Setup of run 1:
## cpu
module cpu (
    input clk, 
    input reset,
    output reg [31:0] iaddr,
    input [31:0] idata,
    output reg [31:0] daddr,
    input [31:0] drdata,
    output reg [31:0] dwdata,
    output reg [3:0] dwe
);
    wire [31:0] daddr1, dwdata1;  
    wire [3:0] dwe1;
    wire [5:0] op;
    wire [31:0] rv1, rv2, rvout, r_rv2, wdata;
    wire [4:0] rs1, rs2, rd;
    wire we;
    alu32 u1(
        .op(op),
        .rv1(rv1),            
        .rv2(rv2),
        .rvout(rvout),
        .drdata(drdata),      
        .dwdata(dwdata1),     
        .dwe(dwe1),
        .daddr(daddr1),
        .iaddr(iaddr),
        .instr(idata)
    );
    regfile u2(
        .rs1(rs1),
        .rs2(rs2),
        .rd(rd),
        .we(we),
        .wdata(rvout),
        .rv1(rv1),
        .rv2(r_rv2),
        .clk(clk),
        .op(op),
        .instr(idata),
        .daddr(daddr1)
    );
    dummydecoder u3(
        .instr(idata),
        .op(op),
        .rs1(rs1),
        .rs2(rs2),
        .rd(rd),
        .r_rv2(r_rv2),
        .rv2(rv2),
        .we(we)
    );
    always @* begin
        if (reset) begin
           daddr = 0;
           dwdata = 0;
           dwe = 0;
        end
        else begin
           daddr = daddr1;
           dwdata = dwdata1;
           dwe = dwe1;
        end
    end
  ...
For scale: ~5300 cells after synthesis, about 1100 flip-flops, ~170 I/O pins, ~67000 um^2 of cells after synthesis.
clock: 11.0 ns
lec_check: 0
cap_margin: 20
core_margin: 2
core_utilization: 40
max_routing_layer: met4
min_routing_layer: met2
place_density: 0.6
setup_slack_margin: 2.77
slew_margin: 20
run.sh (not shown) runs the stock make flow with config.mk's settings and CLKGATE_MAP_FILE=.
Run 1 got as far as global routing (5_1_grt), where a tool error ended the run.
Here is what was changed in the inputs of run 2 compared with run 1.
diff --git a/flow/config.mk b/flow/config.mk
--- a/flow/config.mk
+++ b/flow/config.mk
@@ -9,7 +9,6 @@
 export CORE_MARGIN = 2
-export CORE_UTILIZATION = 40
+export CORE_UTILIZATION = 57
 export MAX_ROUTING_LAYER = met4
-export MIN_ROUTING_LAYER = met2
-export PLACE_DENSITY = 0.6
-export SETUP_SLACK_MARGIN = 2.77
+export SETUP_SLACK_MARGIN = 1.03
 export SLEW_MARGIN = 20
+export TNS_END_PERCENT = 5
==> flow/constraint.sdc <==
create_clock -name core_clock -period 5.87 [get_ports {clk}]
set_input_delay 1.1740 -clock core_clock [delete_from_list [all_inputs] [get_ports {clk}]]
set_output_delay 1.1740 -clock core_clock [all_outputs]
set_load 0.01 [all_outputs]
### Flow results
Run 2 never completed; the flow aborted with a tool error in global routing (5_1_grt). Going from run 1 to run 2, count of buffers added by post-CTS timing repair for setup fell 2.8%, worst-case setup slack after placement fell 3.38 ns, area fraction in full adders, half adders and majority gates about even, half-perimeter wire length after detailed placement fell about 2.8%. Count of instances resized after the clock tree is built, run 1 and run 2: lower on run 2. Measured against run 2, the number of CTS-inserted buffers of run 1 comes out at 1.07 times the reference value. Summary — floorplan-stage core utilization, run 2 relative to run 1: higher, by 17 points.
The following lists how run 3 was set up differently from run 2:
diff --git a/flow/config.mk b/flow/config.mk
--- a/flow/config.mk
+++ b/flow/config.mk
@@ -9,6 +9,4 @@
 export CORE_MARGIN = 2
-export CORE_UTILIZATION = 57
-export MAX_ROUTING_LAYER = met4
-export SETUP_SLACK_MARGIN = 1.03
+export CORE_UTILIZATION = 45
+export SETUP_SLACK_MARGIN = 1.53
 export SLEW_MARGIN = 20
-export TNS_END_PERCENT = 5
==> results <==
Final checks on run 3, whose flow otherwise completed, came back failing, citing setup timing.
[run 3] total CTS buffers rose 8 relative to run 2
On final weighted congestion in routability-driven placement, the higher figure sits with run 2, not run 3.
In run 3, the overall die width came out about 12% above the value in run 2.
Diff run 2 -> run 3: sequential fraction of the synthesis area about even, total die area now larger, number of placed instances, taps included went up, post-cts repair resize count has decreased.
Taking run 2 over run 3, the placeable core area ratio works out to 0.79.
Setup changes, run 3 to run 4
diff --git a/flow/config.mk b/flow/config.mk
--- a/flow/config.mk
+++ b/flow/config.mk
@@ -9,4 +9,4 @@
 export CORE_MARGIN = 2
-export CORE_UTILIZATION = 45
-export SETUP_SLACK_MARGIN = 1.53
+export CORE_UTILIZATION = 51
+export SETUP_SLACK_MARGIN = 1.03
 export SLEW_MARGIN = 20
[summary]
- Net switching power delta (run 4 − run 3): favourable
- On run 4: flip-flop and latch share of the layout cell area is 0.38 points higher than what run 3 gave.
- On relative area of clock buffers and inverters in the final design: run 4 sits below run 3.
- From run 3 to run 4, post-synthesis chip area from yosys did not move at all.
- Run 3 and run 4 ended up with roughly the same sequential group power.
- Via count delta for run 4 relative to run 3: 447 higher
- Run 4 vs. run 3: mapped cell area level, diode insertion count for antenna repair fell 1, non-clock buffer area fraction after layout went down, worst hold margin fell 0.057 ns.
- | combinational group share of total power | run 4 vs run 3 | 1.2 points higher |
- None of the runs run 3 and run 4 ends with a clean layout.
- The flow completed for run 3, but it is not clean: the layout still shows setup timing.
- Run 4 -> stages 100% | layout checks FAIL | setup timing
Here is what was changed in the inputs of run 5 compared with run 4.
diff --git a/flow/config.mk b/flow/config.mk
--- a/flow/config.mk
+++ b/flow/config.mk
@@ -7,6 +7,10 @@
 export LEC_CHECK = 0
-export CAP_MARGIN = 20
+export CAP_MARGIN = 10
 export CORE_MARGIN = 2
-export CORE_UTILIZATION = 51
-export SETUP_SLACK_MARGIN = 1.03
+export CORE_UTILIZATION = 72
+export CTS_CLUSTER_DIAMETER = 313
+export CTS_CLUSTER_SIZE = 40
+export HOLD_SLACK_MARGIN = -0.08
+export PLACE_DENSITY = 0.64
 export SLEW_MARGIN = 20
+export TNS_END_PERCENT = 40
==> flow/constraint.sdc <==
create_clock -name core_clock -period 3.35 [get_ports {clk}]
set_input_delay 0.6700 -clock core_clock [delete_from_list [all_inputs] [get_ports {clk}]]
set_output_delay 0.6700 -clock core_clock [all_outputs]
set_load 0.01 [all_outputs]
Notes after the runs:
Run 5 did not make it past detailed placement (3_5_place_dp), where a tool error ended it. As far as post-synthesis cell type count goes, run 5 and run 4 are indistinguishable; the numbers are identical. In the reports for run 5 and run 4, the smaller fraction of the core area occupied by cells at floorplan belongs to run 4. Summary of run 5 over run 4: register bit total from synthesis has remained practically unchanged; routability congestion estimate has increased; die outline area has decreased.


Starting RTL as in the previous note.
export LEC_CHECK = 0
export CAP_MARGIN = 20
export CORE_MARGIN = 2
export CORE_UTILIZATION = 56
export PLACE_DENSITY = 0.6
export SLEW_MARGIN = 20
export TNS_END_PERCENT = 5
create_clock -name core_clock -period 5.87 [get_ports {clk}]
The baseline ended with an error in global routing (5_1_grt).
Rerun with:
- CORE_UTILIZATION: 56 -> 50
- TNS_END_PERCENT: 5 -> not set
Now the flow reached the layout checks and failed them: setup timing. Area after synthesis stays the same. Die size is higher by 12%. Synthesized cell count is unchanged.
Rerun with:
- CORE_UTILIZATION: 50 -> 40
- clock period: 5.87 -> 10.6 ns (I/O delays scaled with it)
=>
- The changed run completed with no timing, DRC or antenna violations
- non-clock buffer count went down by 1272
- final area fell by 15%
- routed wire length shrinks by 8.2%
- global-route usage goes down by 12 points
- worst setup slack improved by 0.95 ns
- clock power went down by 42%
- via count came out lower by 11%
- count of clock-buffer cells in the layout came out lower by 3
- combinational power falls by 61%
Rerun with:
- CAP_MARGIN: 20 -> 10
- CORE_UTILIZATION: 40 -> 72
- CTS_CLUSTER_DIAMETER: not set -> 313
- CTS_CLUSTER_SIZE: not set -> 40
- HOLD_SLACK_MARGIN: not set -> 0.26
- PLACE_DENSITY: 0.6 -> 0.64
- SETUP_SLACK_MARGIN: not set -> 0.47
- clock period: 10.6 -> 3.35 ns (I/O delays scaled with it)
What happened: The new run aborted during detailed placement (3_5_place_dp); synthesized cell count stays the same; area after synthesis stays the same; die area came out lower by well over a third.


cpu again, from the RTL that the note above started with.
export LEC_CHECK = 0
export CAP_MARGIN = 20
export CORE_MARGIN = 2
export CORE_UTILIZATION = 72
export CTS_CLUSTER_DIAMETER = 188
export CTS_CLUSTER_SIZE = 99
export PLACE_DENSITY = 0.6
export SLEW_MARGIN = 20
create_clock -name core_clock -period 6.7 [get_ports {clk}]
The baseline stopped in detailed placement (3_5_place_dp) on DPL-0033.
Then changed:
- CORE_UTILIZATION: 72 -> 50
- CTS_CLUSTER_DIAMETER: 188 -> not set
- CTS_CLUSTER_SIZE: 99 -> not set
- SETUP_SLACK_MARGIN: not set -> 0.89
- clock period: 6.7 -> 5.87 ns (I/O delays scaled with it)
With this change the flow finished but failed the layout checks on setup timing. Die area rises by 43%. Synthesized cell count is unchanged. Synthesized area stays the same.
Then changed:
- CORE_UTILIZATION: 50 -> 66
- PLACE_DENSITY: 0.6 -> not set
- SETUP_SLACK_MARGIN: 0.89 -> 0.92
- clock period: 5.87 -> 3.73 ns (I/O delays scaled with it)
With this change the flow failed in global routing (5_1_grt).
Die size went down by 24%.
Synthesized cell count is unchanged.
Synthesized area stays the same.
Then changed:
- CORE_UTILIZATION: 66 -> 44
- PLACE_DENSITY: not set -> 0.6
- SETUP_SLACK_MARGIN: 0.92 -> not set
- clock period: 3.73 -> 10.6 ns (I/O delays scaled with it)
This time the run produced a clean layout.
Synthesized area does not change.
Die size increases by 49%.
Synthesized cell count is unchanged.
Then changed:
- CORE_UTILIZATION: 44 -> 58
- PLACE_DENSITY: 0.6 -> not set
- SETUP_SLACK_MARGIN: not set -> -0.55
- clock period: 10.6 -> 5.87 ns (I/O delays scaled with it)
Result: The new run stopped in global routing (5_1_grt) (GRT-0232). Synthesized area does not change. Synthesized cell count stays the same. Die size shrinks by a quarter to a third.


== job 8871 ==
cpu again, from the RTL that the note above started with.
clock: 11.0 ns
lec_check: 0
abc_area: 1
cap_margin: 0
cell_pad_in_sites_detail_placement: 2
cell_pad_in_sites_global_placement: 1
core_aspect_ratio: 1.37
core_margin: 8
core_utilization: 40
cts_cluster_size: 34
gpl_routability_driven: 0
gpl_timing_driven: 0
hold_slack_margin: 0.12
max_routing_layer: met4
min_routing_layer: met2
place_density: 0.6
setup_slack_margin: 2.77
slew_margin: 15
tns_end_percent: 70
As the logs show, job 8871 stopped at 5_1_grt after a tool error, so it never reached the end of the flow.
Relative to job 8871, the following input files were edited for job 3364:
Settings: TNS_END_PERCENT changed from 70 to 75; SLEW_MARGIN changed from 15 to 20; CORE_MARGIN changed from 8 to 2; CTS_CLUSTER_SIZE changed from 34 to 37; CORE_UTILIZATION changed from 40 to 70; SETUP_SLACK_MARGIN changed from 2.77 to 1.34; GPL_TIMING_DRIVEN removed (was 0); ABC_AREA changed from 1 to 0; PLACE_DENSITY changed from 0.6 to 0.91; HOLD_SLACK_MARGIN removed (was 0.12); CORE_ASPECT_RATIO removed (was 1.37); GPL_ROUTABILITY_DRIVEN removed (was 0); CAP_MARGIN changed from 0 to 20; the clock period (ns, I/O delays scaled along) changed from 11.0 to 7.28.
==> results <==
Job 3364 is listed as incomplete: the tool reported an error in 3_5_place_dp and the run ended there. In job 3364, synthesis area per yosys is lower than in job 8871. Die area | job 3364 < job 8871. Standard-cell row count went down by more than a quarter going from job 8871 to job 3364. Taking job 8871 as the reference, in job 3364 area share of and-or/or-and cells after synthesis fell 4.7 points; cell area after synthesis fell 9.1%.
### job 3364 -> job 5993
Settings: MIN_ROUTING_LAYER now met1, was met2; HOLD_SLACK_MARGIN now 0.28, previously not set; CELL_PAD_IN_SITES_DETAIL_PLACEMENT no longer set, was 2; PLACE_DENSITY no longer set, was 0.91; CORE_UTILIZATION now 50, was 70; TNS_END_PERCENT now 65, was 75; MAX_ROUTING_LAYER now met5, was met4.
Notes after the runs:
Final checks on job 5993, whose flow otherwise completed, came back failing, citing setup timing.
Re chip area in the Yosys report: no difference whatsoever between job 3364 and job 5993.
Diff job 3364 -> job 5993 | horizontal die dimension | up by more than 10%
Between job 3364 and job 5993, total core area is lower for job 3364, job 5993 comes in above that.
From job 3364 to job 5993 the numbers moved as follows: die height higher; mux cell area share after synthesis roughly the same; initial core utilization lower.
Count of buffers from port buffering delta (job 5993 -> job 3364): insignificant
## Diff of input files: job 1428 against job 5993
Settings: CORE_UTILIZATION: 50 -> 47; HOLD_SLACK_MARGIN: 0.28 -> -0.1.
### Flow results
- Job 1428: done, clean on timing, DRC and antenna
- Delta (job 1428 minus job 5993): clock insertion delay at the later pin of the skew report decreased 0.03 ns; total clock sinks essentially unchanged; register-to-register setup slack increased 0.25 ns.
- The lower minimum setup slack in the final design came out of job 5993.
- Looking at number of buffers inserted during clock tree synthesis across job 1428 and job 5993, the one that comes out lower is job 1428.
- Number of nets at the end of the flow in job 1428 is 29 below job 5993.
- Job 5993 ended up with primary input to register as its type of the setup path with the least slack; job 1428 ended up with primary input to output pin.
- Effective utilization at floorplan, job 1428 and job 5993: smaller value in job 1428
Changes in job 1783 relative to job 1428:
Settings: a change of SETUP_SLACK_MARGIN from 1.34 to 0.69; a change of HOLD_SLACK_MARGIN from -0.1 to 0.28; a change of CORE_UTILIZATION from 47 to 53; a change of the clock period (ns, I/O delays scaled along) from 7.28 to 5.87.
--- outcome ---
Reported for job 1428 and job 1783, instance tally after logic synthesis turned out identical to the last digit. Against job 1428 as the reference, job 1783 delivers a lower area of the core. Against job 1428, placer congestion estimate in job 1783 fell slightly. No final results exist for job 1783, since it was stopped by error ODB-0269 during 5_1_grt. Compared with job 1428, job 1783 improves die area. Relative to job 1428, placement-stage worst setup slack has decreased by 1.22 ns in job 1783.
Power and IR drop assume default switching activity.
